## pokey_advanced
module pokey_advanced (
    input clk,               
    input enable_179mhz,     
    input reset_n,           
    input [3:0] addr,        
    input [7:0] din,         
    input we,                
    output reg audio_pwm     
);
Size in the first run: about 980 cells after synthesis, about 170 flip-flops, roughly 17 I/O pins, about 8500 sq um of cells after synthesis.
Settings: LEC_CHECK=0, ABC_AREA=0, CAP_MARGIN=35, CORE_ASPECT_RATIO=1.27, CORE_MARGIN=2, CORE_UTILIZATION=57, MAX_ROUTING_LAYER=met5, MIN_ROUTING_LAYER=met1, PLACE_DENSITY_LB_ADDON=0.15, SLEW_MARGIN=20; clock period 3.89 ns.
run.sh (not shown) runs the stock make flow with config.mk's settings and CLKGATE_MAP_FILE=.
The baseline completed, yet does not pass: negative setup slack.
==> next run, changes <==
==> flow/config.mk (replaced) <==
export PLATFORM = sky130hd
export DESIGN_NAME = pokey_advanced
export DESIGN_NICKNAME = pokey_advanced
export VERILOG_FILES = /design/flow/design.v
export SDC_FILE = /design/flow/constraint.sdc
export NUM_CORES = 4
export LEC_CHECK = 0
export CAP_MARGIN = 20
export CORE_MARGIN = 2
export CORE_UTILIZATION = 40
export SLEW_MARGIN = 20
==> flow/constraint.sdc (replaced) <==
create_clock -name core_clock -period 5.2 [get_ports {clk}]
set_input_delay 1.0400 -clock core_clock [delete_from_list [all_inputs] [get_ports {clk}]]
set_output_delay 1.0400 -clock core_clock [all_outputs]
set_load 0.01 [all_outputs]
The changed run produced a clean layout; clock-buffer cell count shrinks by 2; cell area decreases by 1.6%; die area increases by 41%; worst setup slack improves by 0.75 ns; hold slack stays flat.
==> next run, changes <==
--- a/flow/config.mk
+++ b/flow/config.mk
@@ -9,3 +9,6 @@
 export CORE_MARGIN = 2
 export CORE_UTILIZATION = 40
+export CTS_CLUSTER_DIAMETER = 395
+export CTS_CLUSTER_SIZE = 100
+export SETUP_SLACK_MARGIN = 1.7
 export SLEW_MARGIN = 20
==> flow/constraint.sdc (replaced) <==
create_clock -name core_clock -period 6.0 [get_ports {clk}]
set_input_delay 1.2000 -clock core_clock [delete_from_list [all_inputs] [get_ports {clk}]]
set_output_delay 1.2000 -clock core_clock [all_outputs]
set_load 0.01 [all_outputs]
Result:
- synthesized area does not change
- routed wire length shrinks by 0.80%
- power shrinks by 11%
- worst setup slack improves by 1.2 ns
==> next run, changes <==
--- a/flow/config.mk
+++ b/flow/config.mk
@@ -7,8 +7,8 @@
 export LEC_CHECK = 0
 export CAP_MARGIN = 20
+export CORE_ASPECT_RATIO = 1.97
 export CORE_MARGIN = 2
 export CORE_UTILIZATION = 40
 export CTS_CLUSTER_DIAMETER = 395
-export CTS_CLUSTER_SIZE = 100
-export SETUP_SLACK_MARGIN = 1.7
+export CTS_CLUSTER_SIZE = 99
 export SLEW_MARGIN = 20
After rerunning:
- The new run finished with timing, DRC and antenna clean
- clock power drops by about 7%
- area after synthesis is unchanged
- cell count went down by 1.3%
- maximum frequency went down by 12%
- sequential power hardly moves
- design area fell by 2.8%
- synthesized cell count is unchanged
- clock skew decreases by 0.0045 ns
==> next run, changes <==
--- a/flow/config.mk
+++ b/flow/config.mk
@@ -7,8 +7,5 @@
 export LEC_CHECK = 0
 export CAP_MARGIN = 20
-export CORE_ASPECT_RATIO = 1.97
 export CORE_MARGIN = 2
-export CORE_UTILIZATION = 40
-export CTS_CLUSTER_DIAMETER = 395
-export CTS_CLUSTER_SIZE = 99
+export CORE_UTILIZATION = 58
 export SLEW_MARGIN = 20
==> flow/constraint.sdc (replaced) <==
create_clock -name core_clock -period 4.12 [get_ports {clk}]
set_input_delay 0.8240 -clock core_clock [delete_from_list [all_inputs] [get_ports {clk}]]
set_output_delay 0.8240 -clock core_clock [all_outputs]
set_load 0.01 [all_outputs]
After rerunning: This time the run completed and failed the layout checks on negative setup slack; power went up by about 44%; cell area climbs by about 2.2%; area after synthesis does not change; cell count goes down by about 5%; clock-buffer cell count came out higher by 4.

zinc:
pokey_advanced again, from the RTL that the note above started with.
Settings: LEC_CHECK=0, ABC_AREA=1, CAP_MARGIN=20, CORE_MARGIN=2, CORE_UTILIZATION=72, CTS_CLUSTER_DIAMETER=103, CTS_CLUSTER_SIZE=37, PLACE_DENSITY_LB_ADDON=0.26, SLEW_MARGIN=20; clock period 3.05 ns.
[flow] zinc | stages: complete | final checks: fail | reason: negative setup slack
Input-level comparison between pepper and zinc:
# zinc
export LEC_CHECK = 0
export ABC_AREA = 1
export CAP_MARGIN = 20
export CORE_MARGIN = 2
export CORE_UTILIZATION = 72
export CTS_CLUSTER_DIAMETER = 103
export CTS_CLUSTER_SIZE = 37
export PLACE_DENSITY_LB_ADDON = 0.26
export SLEW_MARGIN = 20
create_clock -name core_clock -period 3.05 [get_ports {clk}]
# pepper
export LEC_CHECK = 0
export ABC_AREA = 0
export CAP_MARGIN = 20
export CORE_MARGIN = 2
export CORE_UTILIZATION = 72
export CTS_CLUSTER_DIAMETER = 103
export CTS_CLUSTER_SIZE = 37
export PLACE_DENSITY = 0.37
export SETUP_SLACK_MARGIN = 0.87
export SLEW_MARGIN = 20
create_clock -name core_clock -period 3.05 [get_ports {clk}]
--- outcome ---
- [compare] base=zinc new=pepper: final standard cell area without fillers fell by 4.4%, combinational fraction of the cell area saw an increase, first-pass GRT wire length dropped about 8%, cell count listed in synth_stat.txt lower.
- pepper: final critical delay including setup and external delays higher than zinc
- Nothing crashed in pepper and all stages finished; the problem is that the final layout failed, the offending checks being negative setup slack.
Setup changes, pepper to nickel
# pepper
export LEC_CHECK = 0
export ABC_AREA = 0
export CAP_MARGIN = 20
export CORE_MARGIN = 2
export CORE_UTILIZATION = 72
export CTS_CLUSTER_DIAMETER = 103
export CTS_CLUSTER_SIZE = 37
export PLACE_DENSITY = 0.37
export SETUP_SLACK_MARGIN = 0.87
export SLEW_MARGIN = 20
create_clock -name core_clock -period 3.05 [get_ports {clk}]
# nickel
export LEC_CHECK = 0
export CAP_MARGIN = 20
export CORE_MARGIN = 2
export CORE_UTILIZATION = 14
export SLEW_MARGIN = 20
create_clock -name core_clock -period 8.42 [get_ports {clk}]
Results
In nickel, the non-clock buffer instance count of the final layout came out 34 below the value in pepper.
Going from pepper to nickel, setup slack after layout rose by 4.67 ns, synthesis-to-layout area growth rose by 3.2 points, post-synth tally of flip-flops with integrated enable stayed essentially flat.
nickel was carried through to the last stage, and its layout satisfied the timing, design-rule and antenna checks.
Summary: with pepper as the reference, layout filler cell count in nickel moved up by more than 100%.
Against pepper, nickel reports a fraction of met3 tracks used by global routing that is lower.
Looking at combinational power, nickel sits 66% below pepper.
What amber does differently from nickel at the input level:
# nickel
export LEC_CHECK = 0
export CAP_MARGIN = 20
export CORE_MARGIN = 2
export CORE_UTILIZATION = 14
export SLEW_MARGIN = 20
create_clock -name core_clock -period 8.42 [get_ports {clk}]
# amber
export LEC_CHECK = 0
export ABC_AREA = 1
export CAP_MARGIN = 20
export CORE_MARGIN = 2
export CORE_UTILIZATION = 69
export PLACE_DENSITY = 0.39
export SLEW_MARGIN = 20
create_clock -name core_clock -period 2.89 [get_ports {clk}]
Notes after the runs:
Every stage of amber finished as expected; the final checks, on the other hand, flagged negative setup slack, which means the layout fails.
Clock tree buffer count of the final layout for amber is higher than for nickel.
Going from nickel to amber, die size fell about 80%; area growth from synthesis to layout fell 3.4 points; routed wirelength normalized by instance count rose 2.8 µm; global-route usage rose 26 points; sum of routed wire segments on met1 rose 1.4%.
Side by side, depth of the critical timing path with buffers and inverters included turned out higher in amber than in nickel.
Non-clock buffer count delta for amber relative to nickel: 150% higher
Comparing number of detailed-route iterations in the first pass for nickel and amber, the smaller number came from nickel.

pokey_advanced again, from the RTL that the note above started with.
Design pokey_advanced, start of the top module:
module pokey_advanced (
    input clk,               
    input enable_179mhz,     
    input reset_n,           
    input [3:0] addr,        
    input [7:0] din,         
    input we,                
    output reg audio_pwm     
);
export LEC_CHECK = 0
export ABC_AREA = 1
export CAP_MARGIN = 20
export CORE_MARGIN = 2
export CORE_UTILIZATION = 72
export CTS_CLUSTER_DIAMETER = 352
export CTS_CLUSTER_SIZE = 95
export PLACE_DENSITY = 0.4
export SLEW_MARGIN = 20
export TNS_END_PERCENT = 10
create_clock -name core_clock -period 3.33 [get_ports {clk}]
The starting point ran to the end with violations: negative setup slack.
Change:
--- a/flow/config.mk
+++ b/flow/config.mk
@@ -7,4 +7,4 @@
 export LEC_CHECK = 0
-export ABC_AREA = 1
 export CAP_MARGIN = 20
+export CORE_ASPECT_RATIO = 0.5
 export CORE_MARGIN = 2
@@ -13,4 +13,3 @@
 export CTS_CLUSTER_SIZE = 95
-export PLACE_DENSITY = 0.4
+export PLACE_DENSITY = 0.39
 export SLEW_MARGIN = 20
-export TNS_END_PERCENT = 10
Effect: The changed run reached the layout checks and failed them: negative setup slack. Non-clock buffer count increases by 8. Critical path depth increases by 4. Final cell count decreases by about 25%. Routed wire length decreases by about 13%. Total power decreases by 11%. Synthesized cell count decreases by 27%. Worst setup slack gets worse by 680 ps. Final area decreases by about 6%.
Change:
--- a/flow/config.mk
+++ b/flow/config.mk
@@ -7,9 +7,7 @@
 export LEC_CHECK = 0
+export ABC_AREA = 1
 export CAP_MARGIN = 20
-export CORE_ASPECT_RATIO = 0.5
 export CORE_MARGIN = 2
 export CORE_UTILIZATION = 72
-export CTS_CLUSTER_DIAMETER = 352
-export CTS_CLUSTER_SIZE = 95
-export PLACE_DENSITY = 0.39
+export PLACE_DENSITY = 0.42
 export SLEW_MARGIN = 20
==> flow/constraint.sdc (replaced) <==
create_clock -name core_clock -period 2.97 [get_ports {clk}]
set_input_delay 0.5940 -clock core_clock [delete_from_list [all_inputs] [get_ports {clk}]]
set_output_delay 0.5940 -clock core_clock [all_outputs]
set_load 0.01 [all_outputs]
Outcome:
- The new run finished but failed the layout checks on negative setup slack
- utilization rose by 3.0 points
- design area rose by a little under a tenth
- wire length rose by about a fifth
- first-iteration DRC count rose by well over a third
- synthesized cell count rose by well over a third
- count of clock-buffer cells in the layout rose by 1
- global-route usage rose by 2.0 points
- non-clock buffer count rose by 2
Change:
--- a/flow/config.mk
+++ b/flow/config.mk
@@ -11,3 +11,3 @@
 export CORE_UTILIZATION = 72
-export PLACE_DENSITY = 0.42
+export PLACE_DENSITY_LB_ADDON = 0.19
 export SLEW_MARGIN = 20
==> flow/constraint.sdc (replaced) <==
create_clock -name core_clock -period 3.62 [get_ports {clk}]
set_input_delay 0.7240 -clock core_clock [delete_from_list [all_inputs] [get_ports {clk}]]
set_output_delay 0.7240 -clock core_clock [all_outputs]
set_load 0.01 [all_outputs]
- The changed run finished with negative setup slack left
- routed wire length increases by 8.1%
- register-to-register slack improved by 370 ps
- cell count is lower by 0.84%
- synthesized area stays the same
Power and IR drop assume default switching activity.
